==> build 18: inputs <==
## boom_pro
module boom_pro(sw7,start,clk,led,seg,sw_input,row,seg_cat,btn6,buzzer,green,red);
clock: 20.0 ns
lec_check: 0
abc_area: 0
cap_margin: 30
cell_pad_in_sites_detail_placement: 0
core_margin: 2
core_utilization: 40
cts_cluster_diameter: 214
gpl_timing_driven: 0
hold_slack_margin: 0.19
min_routing_layer: met2
place_density_lb_addon: 0.3
setup_slack_margin: 4.15
slew_margin: 20
tns_end_percent: 15
run.sh (not shown) runs the stock make flow with config.mk's settings and CLKGATE_MAP_FILE=.
==> trial 25 (differences from build 18) <==
==> flow/config.mk (replaced) <==
export PLATFORM = sky130hd
export DESIGN_NAME = boom_pro
export DESIGN_NICKNAME = boom_pro
export VERILOG_FILES = /design/flow/design.v
export SDC_FILE = /design/flow/constraint.sdc
export NUM_CORES = 4
export LEC_CHECK = 0
export CAP_MARGIN = 20
export CORE_MARGIN = 2
export CORE_UTILIZATION = 40
export SLEW_MARGIN = 20
==> flow/constraint.sdc (replaced) <==
create_clock -name core_clock -period 9.41 [get_ports {clk}]
set_input_delay 1.8820 -clock core_clock [delete_from_list [all_inputs] [get_ports {clk}]]
set_output_delay 1.8820 -clock core_clock [all_outputs]
set_load 0.01 [all_outputs]
==> build 28 (differences from build 18) <==
==> flow/config.mk (replaced) <==
export PLATFORM = sky130hd
export DESIGN_NAME = boom_pro
export DESIGN_NICKNAME = boom_pro
export VERILOG_FILES = /design/flow/design.v
export SDC_FILE = /design/flow/constraint.sdc
export NUM_CORES = 4
export LEC_CHECK = 0
export CAP_MARGIN = 20
export CELL_PAD_IN_SITES_GLOBAL_PLACEMENT = 1
export CORE_MARGIN = 7
export CORE_UTILIZATION = 17
export CTS_CLUSTER_DIAMETER = 344
export GPL_ROUTABILITY_DRIVEN = 0
export GPL_TIMING_DRIVEN = 1
export MAX_ROUTING_LAYER = met4
export PLACE_DENSITY_LB_ADDON = 0.17
export SLEW_MARGIN = 20
export TNS_END_PERCENT = 55
==> flow/constraint.sdc (replaced) <==
create_clock -name core_clock -period 14.1 [get_ports {clk}]
set_input_delay 2.8200 -clock core_clock [delete_from_list [all_inputs] [get_ports {clk}]]
set_output_delay 2.8200 -clock core_clock [all_outputs]
set_load 0.01 [all_outputs]
==> comparison <==
Worst hold slack: trial 25 < build 28 < build 18.
Flip-flop count is the same in trial 25 and build 18.
Of build 18 and build 28, build 28 has the higher cell count (gap about 20%, measured against build 28).
Core utilization: build 28 < trial 25 < build 18.
Non-clock buffer count, highest first: build 18, build 28, trial 25.
First-iteration DRC count, lowest first: build 28, trial 25, build 18.
Global-route usage: build 28 < trial 25 < build 18.
Build 28 completed without violations. Build 18 completed without violations. Trial 25 produced a clean layout.
The lowest via count belongs to build 28, the highest to build 18.
==> figures <==
| metric | build 18 | build 28 | trial 25 |
|---|---|---|---|
| Run status | finished clean | finished clean | finished clean |
| Logic depth of the worst register-to-register path | 32 | 26 | 25 |
| Crit path DRT | 20.43 ns | 14.59 ns | 9.80 ns |
| CORE AREA | 62700 µm² | 148000 µm² | 62700 µm² |
| Number of non-filler instances in the completed layout | 3989 | 4943 | 3835 |
| Rel. slew slack | 0.273 | 0.318 | 0.266 |
| Amount of wire on met2 after detailed routing | 37.1 mm | 39.9 mm | 32.2 mm |
| Share of the clock period used by the worst path after layout | 0.518 | 0.693 | 0.941 |
| Final hold slack | 0.371 ns | 0.367 ns | 0.365 ns |
| Post-CTS clock slew at the launch and capture registers of the worst setup and hold paths | 0.07 ns | 0.06 ns | 0.06 ns |
| Met1 routed wirelength after detailed routing | 0 µm | 43.0 mm | 30.6 mm |
| Slew @ Worst Pin | 1.09 ns | 1.01 ns | 1.10 ns |
| F_max | 96.6 MHz | 102 MHz | 113 MHz |
| Max layer used | met5 | met4 | met4 |
| Dpl cell area | 26800 µm² | 27700 µm² | 26300 µm² |
| Worst Path Arrival | 10.79 ns | 10.27 ns | 9.25 ns |
| Clock Skew | 0.0325 ns | 0.0357 ns | 0.0338 ns |
| End-of-flow core utilization | 0.443 | 0.197 | 0.438 |

* * *

==> delta: inputs <==
boom_pro again, from the RTL that the note above started with.
clock: 7.94 ns
lec_check: 0
abc_area: 0
cap_margin: 20
cell_pad_in_sites_global_placement: 0
core_aspect_ratio: 1.48
core_margin: 2
core_utilization: 65
cts_cluster_diameter: 51
cts_cluster_size: 73
gpl_routability_driven: 0
gpl_timing_driven: 1
max_routing_layer: met5
min_routing_layer: met1
place_density_lb_addon: 0.14
setup_slack_margin: 0.44
slew_margin: 20
tns_end_percent: 100
==> fjord (differences from delta) <==
ABC_AREA = 1   (was 0)
CORE_UTILIZATION = 72   (was 65)
CTS_CLUSTER_DIAMETER = unset   (was 51)
CTS_CLUSTER_SIZE = 13   (was 73)
GPL_ROUTABILITY_DRIVEN = unset   (was 0)
PLACE_DENSITY_LB_ADDON = 0.25   (was 0.14)
SETUP_SLACK_MARGIN = unset   (was 0.44)
SLEW_MARGIN = 40   (was 20)
==> flow/constraint.sdc (replaced) <==
create_clock -name core_clock -period 6.85 [get_ports {clk}]
set_input_delay 1.3700 -clock core_clock [delete_from_list [all_inputs] [get_ports {clk}]]
set_output_delay 1.3700 -clock core_clock [all_outputs]
set_load 0.01 [all_outputs]
==> nickel (differences from delta) <==
ABC_AREA = 1   (was 0)
CORE_ASPECT_RATIO = 0.5   (was 1.48)
CORE_UTILIZATION = 72   (was 65)
CTS_CLUSTER_DIAMETER = unset   (was 51)
CTS_CLUSTER_SIZE = 14   (was 73)
GPL_ROUTABILITY_DRIVEN = unset   (was 0)
PLACE_DENSITY_LB_ADDON = 0.2   (was 0.14)
SETUP_SLACK_MARGIN = unset   (was 0.44)
SLEW_MARGIN = 40   (was 20)
==> flow/constraint.sdc (replaced) <==
create_clock -name core_clock -period 6.17 [get_ports {clk}]
set_input_delay 1.2340 -clock core_clock [delete_from_list [all_inputs] [get_ports {clk}]]
set_output_delay 1.2340 -clock core_clock [all_outputs]
set_load 0.01 [all_outputs]
==> ember (differences from delta) <==
CAP_MARGIN = 10   (was 20)
CELL_PAD_IN_SITES_DETAIL_PLACEMENT = 2   (was unset)
CELL_PAD_IN_SITES_GLOBAL_PLACEMENT = 3   (was 0)
CORE_UTILIZATION = 59   (was 65)
CTS_CLUSTER_DIAMETER = 55   (was 51)
CTS_CLUSTER_SIZE = 20   (was 73)
GPL_ROUTABILITY_DRIVEN = unset   (was 0)
HOLD_SLACK_MARGIN = 0.19   (was unset)
MAX_ROUTING_LAYER = met4   (was met5)
MIN_ROUTING_LAYER = met2   (was met1)
PLACE_DENSITY_LB_ADDON = unset   (was 0.14)
SETUP_SLACK_MARGIN = -0.55   (was 0.44)
SLEW_MARGIN = 30   (was 20)
==> flow/constraint.sdc (replaced) <==
create_clock -name core_clock -period 5.95 [get_ports {clk}]
set_input_delay 1.1900 -clock core_clock [delete_from_list [all_inputs] [get_ports {clk}]]
set_output_delay 1.1900 -clock core_clock [all_outputs]
set_load 0.01 [all_outputs]
==> comparison <==
- ember ended with an error in global placement without I/O. nickel ran to the end with violations: negative setup slack. delta finished but fails on negative setup slack. fjord completed, yet does not pass: negative setup slack.
- In nickel the clock-buffer cell count is higher than in fjord, by 2.
- Utilization: delta < nickel < fjord.
- In sequential cell count, fjord and nickel do not differ.

* * *

==> job 610 <==
Starting RTL as in the previous note.
==> flow/design.v (excerpt) <==
module boom_pro(sw7,start,clk,led,seg,sw_input,row,seg_cat,btn6,buzzer,green,red);
Settings: LEC_CHECK=0, ABC_AREA=1, CAP_MARGIN=5, CORE_MARGIN=2, CORE_UTILIZATION=72, CTS_CLUSTER_DIAMETER=231, HOLD_SLACK_MARGIN=-0.09, SETUP_SLACK_MARGIN=0.57, SLEW_MARGIN=40; clock period 6.22 ns.
==> job 2905 (differences from job 610) <==
- ABC_AREA: 1 -> not set
- CAP_MARGIN: 5 -> 20
- CTS_CLUSTER_DIAMETER: 231 -> not set
- CTS_CLUSTER_SIZE: not set -> 41
- HOLD_SLACK_MARGIN: -0.09 -> not set
- PLACE_DENSITY: not set -> 0.65
- SETUP_SLACK_MARGIN: 0.57 -> 1.0
- SLEW_MARGIN: 40 -> 20
==> flow/constraint.sdc (replaced) <==
create_clock -name core_clock -period 9.32 [get_ports {clk}]
set_input_delay 1.8640 -clock core_clock [delete_from_list [all_inputs] [get_ports {clk}]]
set_output_delay 1.8640 -clock core_clock [all_outputs]
set_load 0.01 [all_outputs]
==> job 8584 (differences from job 610) <==
- ABC_AREA: 1 -> not set
- CAP_MARGIN: 5 -> 20
- CORE_MARGIN: 2 -> 6
- CORE_UTILIZATION: 72 -> 69
- CTS_CLUSTER_DIAMETER: 231 -> not set
- GPL_TIMING_DRIVEN: not set -> 0
- HOLD_SLACK_MARGIN: -0.09 -> not set
- SETUP_SLACK_MARGIN: 0.57 -> not set
- SLEW_MARGIN: 40 -> 20
- TNS_END_PERCENT: not set -> 60
==> flow/constraint.sdc (replaced) <==
create_clock -name core_clock -period 15.0 [get_ports {clk}]
set_input_delay 3.0000 -clock core_clock [delete_from_list [all_inputs] [get_ports {clk}]]
set_output_delay 3.0000 -clock core_clock [all_outputs]
set_load 0.01 [all_outputs]
==> results <==
metric                                                job 2905    job 8584                     job 610
Instance tally after logic synthesis                     3,026       3,026                       3,675
Total number of vias                                    23,124      23,805                      28,426
Placement Cell Area                                 25,780 µm²  26,330 µm²                  28,300 µm²
Met2 wire length                                      33.59 mm    34.99 mm                    41.50 mm
Post-synth mux share                                   0.01168     0.01168                           0
Antenna Diode Count                                          0           0                           1
Fraction of met2 tracks used by global routing          0.6208      0.5790                      0.7494
And+or+nand+nor area frac                               0.2084      0.2084                      0.2713
Logic depth of the worst path, buffers included             30          30                          40
Status                        no timing/DRC/antenna violations  no timing/DRC/antenna violations  complete, but fails checks
Reasons for failing layout checks                            -           -                setup timing
Final standard cell area without fillers            27,830 µm²  27,270 µm²                  30,490 µm²
# port buffers                                              45          43                          45
Aggregate global-route resource usage                   0.3740      0.3514                      0.4583
Sequential portion of the cell area                     0.1894      0.1930                      0.1743
Global routing usage on met1                            0.4761      0.4653                      0.5553
Buffer-and-inverter tally for the worst setup path           6           6                           7
Final period demand of the worst path                 8.261 ns    9.973 ns                    7.124 ns

* * *

==> v1: inputs <==
Starting RTL as in the previous note.
// boom_pro
module boom_pro(sw7,start,clk,led,seg,sw_input,row,seg_cat,btn6,buzzer,green,red);
==> flow/config.mk <==
export PLATFORM = sky130hd
export DESIGN_NAME = boom_pro
export DESIGN_NICKNAME = boom_pro
export VERILOG_FILES = /design/flow/design.v
export SDC_FILE = /design/flow/constraint.sdc
export NUM_CORES = 4
export LEC_CHECK = 0
export CAP_MARGIN = 5
export CORE_MARGIN = 2
export CORE_UTILIZATION = 72
export SLEW_MARGIN = 20
==> flow/constraint.sdc <==
create_clock -name core_clock -period 6.76 [get_ports {clk}]
set_input_delay 1.3520 -clock core_clock [delete_from_list [all_inputs] [get_ports {clk}]]
set_output_delay 1.3520 -clock core_clock [all_outputs]
set_load 0.01 [all_outputs]
==> inputs of v32, as changes to v1 <==
- CAP_MARGIN: 5 -> 30
- CELL_PAD_IN_SITES_DETAIL_PLACEMENT: unset -> 1
- CELL_PAD_IN_SITES_GLOBAL_PLACEMENT: unset -> 3
- CORE_ASPECT_RATIO: unset -> 0.98
- CORE_MARGIN: 2 -> 9
- CORE_UTILIZATION: 72 -> 69
- GPL_ROUTABILITY_DRIVEN: unset -> 0
- GPL_TIMING_DRIVEN: unset -> 0
- MIN_ROUTING_LAYER: unset -> met2
- PLACE_DENSITY_LB_ADDON: unset -> 0.29
- SETUP_SLACK_MARGIN: unset -> 0.58
- TNS_END_PERCENT: unset -> 80
==> flow/constraint.sdc (replaced) <==
create_clock -name core_clock -period 5.52 [get_ports {clk}]
set_input_delay 1.1040 -clock core_clock [delete_from_list [all_inputs] [get_ports {clk}]]
set_output_delay 1.1040 -clock core_clock [all_outputs]
set_load 0.01 [all_outputs]
==> inputs of v33, as changes to v1 <==
- CAP_MARGIN: 5 -> 20
- CORE_UTILIZATION: 72 -> 9
==> flow/constraint.sdc (replaced) <==
create_clock -name core_clock -period 23.5 [get_ports {clk}]
set_input_delay 4.7000 -clock core_clock [delete_from_list [all_inputs] [get_ports {clk}]]
set_output_delay 4.7000 -clock core_clock [all_outputs]
set_load 0.01 [all_outputs]
==> flow_results.xml <==
<?xml version="1.0" encoding="UTF-8"?>
<metrics>
  <group name="routing">
    <metric name="routed_wirelength" unit="um">66800</metric>
    <metric name="route.layer.met1.wl" unit="um">31900</metric>
    <metric name="diodes" unit="">0</metric>
    <metric name="highest_metal_layer_used_by_the_detailed_router" unit="">met4</metric>
  </group>
  <group name="final_layout">
    <metric name="mi_logic_area" unit="um^2">18300</metric>
    <metric name="syn2layout_area_growth" unit="%">21.7</metric>
  </group>
  <group name="floorplan">
    <metric name="num_tap_cells" unit="">3724</metric>
    <metric name="initial_utilization" unit="%">9.05</metric>
  </group>
  <group name="global_routing">
    <metric name="total_grt_usage" unit="%">4.55</metric>
    <metric name="grt_use_met1" unit="%">6.40</metric>
  </group>
  <group name="cts">
    <metric name="clock_latency" unit="ns">0.58</metric>
    <metric name="cts_hold_buf" unit="">0</metric>
  </group>
  <group name="final_timing">
    <metric name="rsz0062_at_grt" unit="">no</metric>
  </group>
  <group name="placement">
    <metric name="finalWeightedCongestion" unit="">0.842</metric>
    <metric name="placement.io_buffers" unit="">45</metric>
  </group>
  <group name="status">
    <metric name="run_status" unit="">no timing/DRC/antenna violations</metric>
  </group>
</metrics>
[end of results for v33]
==> flow_results.xml <==
<?xml version="1.0" encoding="UTF-8"?>
<metrics>
  <group name="floorplan">
    <metric name="initial_utilization" unit="%">73.2</metric>
    <metric name="num_tap_cells" unit="">455</metric>
  </group>
  <group name="routing">
    <metric name="highest_metal_layer_used_by_the_detailed_router" unit="">met4</metric>
    <metric name="diodes" unit="">2</metric>
    <metric name="route.layer.met1.wl" unit="um">28200</metric>
  </group>
  <group name="final_timing">
    <metric name="post-route-worst-setup-slack" unit="ns">-0.976</metric>
    <metric name="setup_violations" unit="">13</metric>
  </group>
  <group name="status">
    <metric name="violations" unit="">negative setup slack</metric>
    <metric name="run_status" unit="">complete, but fails checks</metric>
  </group>
  <group name="cts">
    <metric name="cts_hold_buf" unit="">0</metric>
  </group>
  <group name="global_routing">
    <metric name="total_grt_usage" unit="%">40.6</metric>
  </group>
</metrics>
[end of results for v1]
==> flow_results.xml <==
<?xml version="1.0" encoding="UTF-8"?>
<metrics>
  <group name="status">
    <metric name="run_status" unit="">stopped before the end</metric>
    <metric name="stop_stage" unit="">global placement without I/O (3_1_place_gp_skip_io)</metric>
    <metric name="tool.error" unit="">[ERROR FLW-0024] Place density exceeds 1.0 (current PLACE_DENSITY_LB_ADDON =  0.29). Please check if the value of  PLACE_DENSITY_LB_ADDON is between 0 and 0.99.</metric>
  </group>
  <group name="synth">
    <metric name="synth.largest_area_cell" unit="">sky130_fd_sc_hd__dfxtp_1</metric>
    <metric name="simple_gate_area_share" unit="%">20.8</metric>
    <metric name="synth.lib_cells_used.distinct" unit="">105</metric>
    <metric name="yosysCellCount" unit="">3026</metric>
    <metric name="synth.area.mux_share" unit="%">1.17</metric>
    <metric name="synth_area_per_cell" unit="um^2">8.36</metric>
  </group>
  <group name="floorplan">
    <metric name="initial_utilization" unit="%">70.9</metric>
  </group>
</metrics>
[end of results for v32]
